// acc_cpu
module acc_cpu(
	input clk,
	input rst,
	output [7:0] imem_addr,
	input [15:0] imem_rdata,
	output reg dmem_req,
	output reg dmem_we,
	output reg [7:0] dmem_addr,
	output [7:0] dmem_wdata,
	input dmem_ack,
	input [7:0] dmem_rdata,
	input [7:0] in_data,
	input in_valid,
	output in_ready,
	output [7:0] out_data,
	output out_valid,
	input out_ready,
	output halted,
	output [7:0] acc,
	output flag_c,
	output flag_z,
	output flag_v
);
Size: roughly 120 flip-flops, roughly 85 I/O pins.
clock: 1.76 ns
lec_check: 0
abc_area: 1
cap_margin: 20
core_margin: 2
core_utilization: 72
cts_cluster_diameter: 277
cts_cluster_size: 37
hold_slack_margin: 0.3
place_density: 0.6
setup_slack_margin: -0.11
slew_margin: 20
run.sh (not shown) runs the stock make flow with config.mk's settings and CLKGATE_MAP_FILE=.
The starting point died in clock tree synthesis (4_1_cts) on DPL-0038.
Then changed:
- CORE_UTILIZATION: 72 -> 64
- CTS_CLUSTER_DIAMETER: 277 -> unset
- CTS_CLUSTER_SIZE: 37 -> 93
- HOLD_SLACK_MARGIN: 0.3 -> unset
- SETUP_SLACK_MARGIN: -0.11 -> unset
- clock period: 1.76 -> 2.41 ns (I/O delays scaled with it)
What happened: With this change the flow reached the layout checks and failed them: negative setup slack; area after synthesis does not change; synthesized cell count is unchanged; die size came out higher by roughly a tenth.
Then changed:
- ABC_AREA: 1 -> unset
- CORE_UTILIZATION: 64 -> 40
- CTS_CLUSTER_SIZE: 93 -> unset
- clock period: 2.41 -> 5.98 ns (I/O delays scaled with it)
The changed run went through all stages and came out clean.
Combinational power drops by well over a third.
Routed wire length drops by about a fifth.
Final cell count drops by roughly a tenth.
Setup slack improves by 2.6 ns.
Count of clock-buffer cells in the layout drops by 2.
Hold slack degrades by 0.0046 ns.
Register-to-register slack improves by 2.6 ns.
Total power drops by well over a third.
Area after synthesis climbs by a few percent.
Then changed:
- CORE_UTILIZATION: 40 -> 72
- PLACE_DENSITY: 0.6 -> 0.79
- clock period: 5.98 -> 4.84 ns (I/O delays scaled with it)
After rerunning: The new run finished but failed the layout checks on negative setup slack. Die area drops by well over a third. First-iteration DRC count climbs by well over a third. Fmax climbs by about a fifth.
Then changed:
- CORE_UTILIZATION: 72 -> 58
- PLACE_DENSITY: 0.79 -> 0.6
- clock period: 4.84 -> 5.98 ns (I/O delays scaled with it)
Result: Now the flow ran to the end with no violations; clock skew is higher by 0.0031 ns; worst hold slack loses 0.022 ns; utilization is lower by 18 points.

========
The RTL this note starts from:
==> flow/design.v <==
`timescale 1ns / 1ps
module mux_2x1_rtl(in_0, in_1, select, out);
	input	select;
	input in_0; 
	input in_1;
	output out;
	assign out = (in_0 && ~select) || (in_1 && select);
endmodule
`timescale 1ns / 1ps
module mux_4x1_behavioral(in_0, in_1, in_2, in_3, select, out);
	input in_0;
	input in_1;
	input in_2;
	input in_3;
	input [1:0] select;
	output out;
	reg out;
	always@(select, in_0, in_1, in_2, in_3)
	begin
		case(select)
			2'b00: out = in_0;
			2'b01: out = in_1;
			2'b10: out = in_2;
			2'b11: out = in_3;
		endcase
	end
endmodule
`timescale 1ns / 1ps
module bfa_gl(in_0, in_1, carry_in, result, carry_out);
	input in_0, in_1, carry_in;
	output result, carry_out;
	wire w_xor, w_and_0, w_and_1;
	xor X0(w_xor, in_0, in_1);
	xor X1(result, w_xor, carry_in);
	and A0(w_and_0, w_xor, carry_in);
	and A1(w_and_1, in_0, in_1);
	or O1(carry_out, w_and_0, w_and_1);
endmodule
`timescale 1ns / 1ps
module alu_bitslice(in_a, in_b, in_carry, in_control, out_carry, out_result);
	input in_a, in_b, in_carry;
	input [2:0] in_control;
	wire w_xor_b_c0, w_invert_a, w_and_a_b, w_or_a_b, w_sum, w_2x1;
	output out_result;
	output out_carry;
	xor (w_xor_b_c0, in_b, in_control[0]);
	or  (w_or_a_b, in_a, w_xor_b_c0);
	and (w_and_a_b, in_a, w_xor_b_c0);
	not (w_invert_a, in_a);
	bfa_gl bfa (in_a, w_xor_b_c0, in_carry, w_sum, out_carry);
	mux_2x1_rtl mux_2x1 (w_invert_a, w_xor_b_c0, in_control[0], w_2x1);
	mux_4x1_behavioral mux_4x1 (w_sum, w_or_a_b, w_and_a_b, w_2x1, in_control[2:1], out_result);
endmodule
`timescale 1ns / 1ps
module n_bit_alu(a_in, b_in, control_in, sum_out, carry_out, overflow_out, zero_out);
	parameter n = 8;
	input [7:0] a_in;
	input [7:0] b_in;
	input [2:0] control_in;
	output [7:0] sum_out; 
	output carry_out, overflow_out, zero_out;
	wire [8:0] carry;
	wire is_zero_out;
	and is_zero(is_zero_out, ~sum_out[0], ~sum_out[1], ~sum_out[2], ~sum_out[3], ~sum_out[4], ~sum_out[5], ~sum_out[6], ~sum_out[7]);
	genvar i;
	assign carry_out = carry[n];
	assign overflow_out = carry[n - 1] ^ carry[n];
	assign zero_out = is_zero_out;
	assign carry[0] = control_in[0];
	alu_bitslice adder(a_in[0], b_in[0], carry[0], control_in, carry[1], sum_out[0]); 
	generate 
		for (i = 1; i < n; i = i + 1)
			begin: aluBitGen
				alu_bitslice adder(a_in[i], b_in[i], carry[i], control_in, carry[i+1], sum_out[i]);
			end
	endgenerate
endmodule
`timescale 1ns / 1ps
module acc_cpu(
	input clk,
	input rst,
	output [7:0] imem_addr,
	input [15:0] imem_rdata,
	output reg dmem_req,
	output reg dmem_we,
	output reg [7:0] dmem_addr,
	output [7:0] dmem_wdata,
	input dmem_ack,
	input [7:0] dmem_rdata,
	input [7:0] in_data,
	input in_valid,
	output in_ready,
	output [7:0] out_data,
	output out_valid,
	input out_ready,
	output halted,
	output [7:0] acc,
	output flag_c,
	output flag_z,
	output flag_v
);
parameter S_F0 = 4'd0;    
parameter S_F1 = 4'd1;    
parameter S_DEC = 4'd2;   
parameter S_IND = 4'd3;   
parameter S_MEM = 4'd4;   
parameter S_EX = 4'd5;    
parameter S_ST = 4'd6;    
parameter S_MUL = 4'd7;   
parameter S_DIV = 4'd8;   
parameter S_DIVW = 4'd9;  
parameter S_IN = 4'd10;   
parameter S_OUT = 4'd11;  
parameter S_NX = 4'd12;   
parameter S_HLT = 4'd13;  
reg [3:0] state;
reg [7:0] pc, npc;
reg [15:0] ir;
reg [7:0] ACC;
reg C, Z, V;
reg [7:0] mdata;
reg [7:0] JSRaddrReg;
reg [7:0] InteruptAdrReg;
reg [3:0] HVPIReg;
reg [7:0] MULreg, MULreg2;
reg [7:0] DIVreg;
reg ev_ov, ev_bi, ev_ba;
wire [4:0] op = ir[15:11];
wire [2:0] mode = ir[10:8];
wire [7:0] imm = ir[7:0];
wire is_alu = (op[4:3] == 2'b00);
wire is_ld = (op == 5'b01000);
wire is_st = (op == 5'b01001);
wire is_shl = (op == 5'b01010);
wire is_shr = (op == 5'b01011);
wire is_in = (op == 5'b01100);
wire is_out = (op == 5'b01101);
wire is_hlt = (op == 5'b01110);
wire is_hv = (op == 5'b01111);
wire is_mul = (op == 5'b11000);
wire is_div = (op == 5'b11001);
wire is_br = (op == 5'b11010);
wire is_bz = (op == 5'b11011);
wire is_jsr = (op == 5'b11100);
wire is_rts = (op == 5'b11101);
wire is_rti = (op == 5'b11110);
wire is_bad = (op[4:3] == 2'b10) || (op == 5'b11111);
wire bad_mode = (is_alu || is_ld) && (mode > 3'd2);
reg [7:0] alu_b;
reg [2:0] alu_ctl;
wire [7:0] alu_out;
wire alu_c, alu_v, alu_z;
n_bit_alu ALU(ACC, alu_b, alu_ctl, alu_out, alu_c, alu_v, alu_z);
always @(*) begin
	alu_b = (mode == 3'd0) ? imm : mdata;
	alu_ctl = op[2:0];
	if (state == S_MUL) begin
		alu_b = MULreg2;
		alu_ctl = 3'b000;
	end else if (state == S_DIV) begin
		alu_b = imm;
		alu_ctl = 3'b001;
	end
end
wire ovf_en = (HVPIReg == 4'b0000) || HVPIReg[0];
wire bi_en = (HVPIReg == 4'b0000) || HVPIReg[1];
wire ba_en = (HVPIReg == 4'b0000) || HVPIReg[2];
assign imem_addr = pc;
assign dmem_wdata = ACC;
assign in_ready = (state == S_IN);
assign out_valid = (state == S_OUT);
assign out_data = ACC;
assign halted = (state == S_HLT);
assign acc = ACC;
assign flag_c = C;
assign flag_z = Z;
assign flag_v = V;
always @(posedge clk) begin
	if (rst) begin
		state <= S_F0;
		pc <= 8'd0;
		npc <= 8'd0;
		ir <= 16'd0;
		ACC <= 8'd0;
		C <= 1'b0;
		Z <= 1'b0;
		V <= 1'b0;
		mdata <= 8'd0;
		JSRaddrReg <= 8'd0;
		InteruptAdrReg <= 8'd0;
		HVPIReg <= 4'd0;
		MULreg <= 8'd0;
		MULreg2 <= 8'd0;
		DIVreg <= 8'd0;
		ev_ov <= 1'b0;
		ev_bi <= 1'b0;
		ev_ba <= 1'b0;
		dmem_req <= 1'b0;
		dmem_we <= 1'b0;
		dmem_addr <= 8'd0;
	end else begin
		case (state)
		S_F0: begin
			ev_ov <= 1'b0;
			ev_bi <= 1'b0;
			ev_ba <= 1'b0;
			state <= S_F1;
		end
		S_F1: begin
			ir <= imem_rdata;
			state <= S_DEC;
		end
		S_DEC: begin
			npc <= pc + 8'd1;
			if (bad_mode) begin
				ev_ba <= 1'b1;
				state <= S_NX;
			end else if (is_bad) begin
				ev_bi <= 1'b1;
				state <= S_NX;
			end else if ((is_alu || is_ld) && mode == 3'd1) begin
				dmem_req <= 1'b1;
				dmem_we <= 1'b0;
				dmem_addr <= imm;
				state <= S_MEM;
			end else if ((is_alu || is_ld) && mode == 3'd2) begin
				dmem_req <= 1'b1;
				dmem_we <= 1'b0;
				dmem_addr <= imm;
				state <= S_IND;
			end else if (is_alu || is_ld) begin
				state <= S_EX;
			end else if (is_st) begin
				dmem_req <= 1'b1;
				dmem_we <= 1'b1;
				dmem_addr <= imm;
				state <= S_ST;
			end else if (is_mul) begin
				MULreg <= imm;
				MULreg2 <= ACC;
				state <= S_MUL;
			end else if (is_div) begin
				if (imm == 8'd0) begin
					ACC <= 8'hff;
					state <= S_NX;
				end else begin
					DIVreg <= 8'd0;
					state <= S_DIV;
				end
			end else if (is_in) begin
				state <= S_IN;
			end else if (is_out) begin
				state <= S_OUT;
			end else if (is_hlt) begin
				state <= S_HLT;
			end else begin
				if (is_shl) ACC <= {ACC[6:0], 1'b0};
				if (is_shr) ACC <= {1'b0, ACC[7:1]};
				if (is_hv) HVPIReg <= imm[3:0];
				if (is_br || (is_bz && Z)) npc <= imm;
				if (is_jsr) begin
					JSRaddrReg <= pc + 8'd1;
					npc <= imm;
				end
				if (is_rts) npc <= JSRaddrReg;
				if (is_rti) npc <= InteruptAdrReg;
				state <= S_NX;
			end
		end
		S_IND: begin
			if (dmem_ack) begin
				dmem_req <= 1'b0;
				dmem_addr <= dmem_rdata;
				state <= S_MEM;
			end else if (!dmem_req) begin
				dmem_req <= 1'b1;
			end
		end
		S_MEM: begin
			if (dmem_ack) begin
				dmem_req <= 1'b0;
				mdata <= dmem_rdata;
				state <= S_EX;
			end else begin
				dmem_req <= 1'b1;
			end
		end
		S_EX: begin
			if (is_ld) begin
				ACC <= (mode == 3'd0) ? imm : mdata;
			end else begin
				ACC <= alu_out;
				C <= alu_c;
				Z <= alu_z;
				V <= alu_v;
				ev_ov <= alu_v;
			end
			state <= S_NX;
		end
		S_ST: begin
			if (dmem_ack) begin
				dmem_req <= 1'b0;
				dmem_we <= 1'b0;
				state <= S_NX;
			end
		end
		S_MUL: begin
			ACC <= alu_out;
			MULreg <= MULreg - 8'd1;
			if (MULreg == 8'd2) state <= S_NX;
		end
		S_DIV: begin
			if (alu_c) begin
				ACC <= alu_out;
				DIVreg <= DIVreg + 8'd1;
			end else begin
				state <= S_DIVW;
			end
		end
		S_DIVW: begin
			ACC <= DIVreg;
			state <= S_NX;
		end
		S_IN: begin
			if (in_valid) begin
				ACC <= in_data;
				state <= S_NX;
			end
		end
		S_OUT: begin
			if (out_ready) state <= S_NX;
		end
		S_NX: begin
			if (ev_ov && ovf_en) begin
				InteruptAdrReg <= npc;
				pc <= 8'd100;
			end else if (ev_bi && bi_en) begin
				InteruptAdrReg <= npc;
				pc <= 8'd110;
			end else if (ev_ba && ba_en) begin
				InteruptAdrReg <= npc;
				pc <= 8'd120;
			end else begin
				pc <= npc;
			end
			state <= S_F0;
		end
		S_HLT: begin
		end
		default: state <= S_F0;
		endcase
	end
end
endmodule
export LEC_CHECK = 0
export CAP_MARGIN = 0
export CELL_PAD_IN_SITES_GLOBAL_PLACEMENT = 0
export CORE_MARGIN = 2
export CORE_UTILIZATION = 72
export CTS_CLUSTER_DIAMETER = 82
export GPL_ROUTABILITY_DRIVEN = 1
export MIN_ROUTING_LAYER = met1
export PLACE_DENSITY_LB_ADDON = 0.27
export SLEW_MARGIN = 5
export TNS_END_PERCENT = 75
create_clock -name core_clock -period 4.71 [get_ports {clk}]
The baseline ran to the end with violations: negative setup slack.
Next try:
- CAP_MARGIN: 0 -> 20
- CELL_PAD_IN_SITES_GLOBAL_PLACEMENT: 0 -> not set
- CORE_UTILIZATION: 72 -> 40
- CTS_CLUSTER_DIAMETER: 82 -> not set
- GPL_ROUTABILITY_DRIVEN: 1 -> not set
- MIN_ROUTING_LAYER: met1 -> not set
- PLACE_DENSITY: not set -> 0.6
- PLACE_DENSITY_LB_ADDON: 0.27 -> not set
- SLEW_MARGIN: 5 -> 20
- TNS_END_PERCENT: 75 -> not set
- clock period: 4.71 -> 7.0 ns (I/O delays scaled with it)
With this change the flow produced a clean layout.
Worst hold slack got worse by 0.034 ns.
Die area increases by 77%.
Cell count increases by 4.7%.
Routed wire length decreases by 18%.
Utilization decreases by 41 points.
Register-to-register slack improved by 1.3 ns.
Power decreases by 33%.
Worst setup slack improved by 1.3 ns.
Sequential share of layout area increases by 0.94 points.
Global-route usage decreases by 26 points.
Next try:
- ABC_AREA: not set -> 1
- GPL_TIMING_DRIVEN: not set -> 0
What happened: Flip-flop count does not change; synthesized cell count is higher by about a fifth; final cell count rose by about a fifth; power went up by a few percent; via count rose by roughly a tenth; hold slack is about the same; worst setup slack loses 0.052 ns; final area rose slightly.
Next try:
- ABC_AREA: 1 -> not set
- CORE_ASPECT_RATIO: not set -> 1.9
- CORE_UTILIZATION: 40 -> 65
- CTS_CLUSTER_DIAMETER: not set -> 204
- CTS_CLUSTER_SIZE: not set -> 99
- GPL_TIMING_DRIVEN: 0 -> not set
- SETUP_SLACK_MARGIN: not set -> -0.7
- SLEW_MARGIN: 20 -> 35
- TNS_END_PERCENT: not set -> 10
Effect: The changed run finished clean. Routed wire length came out higher by a few percent. Sequential power came out lower slightly. Final area came out lower slightly. Critical path depth came out lower by 7.
Power and IR drop assume default switching activity.
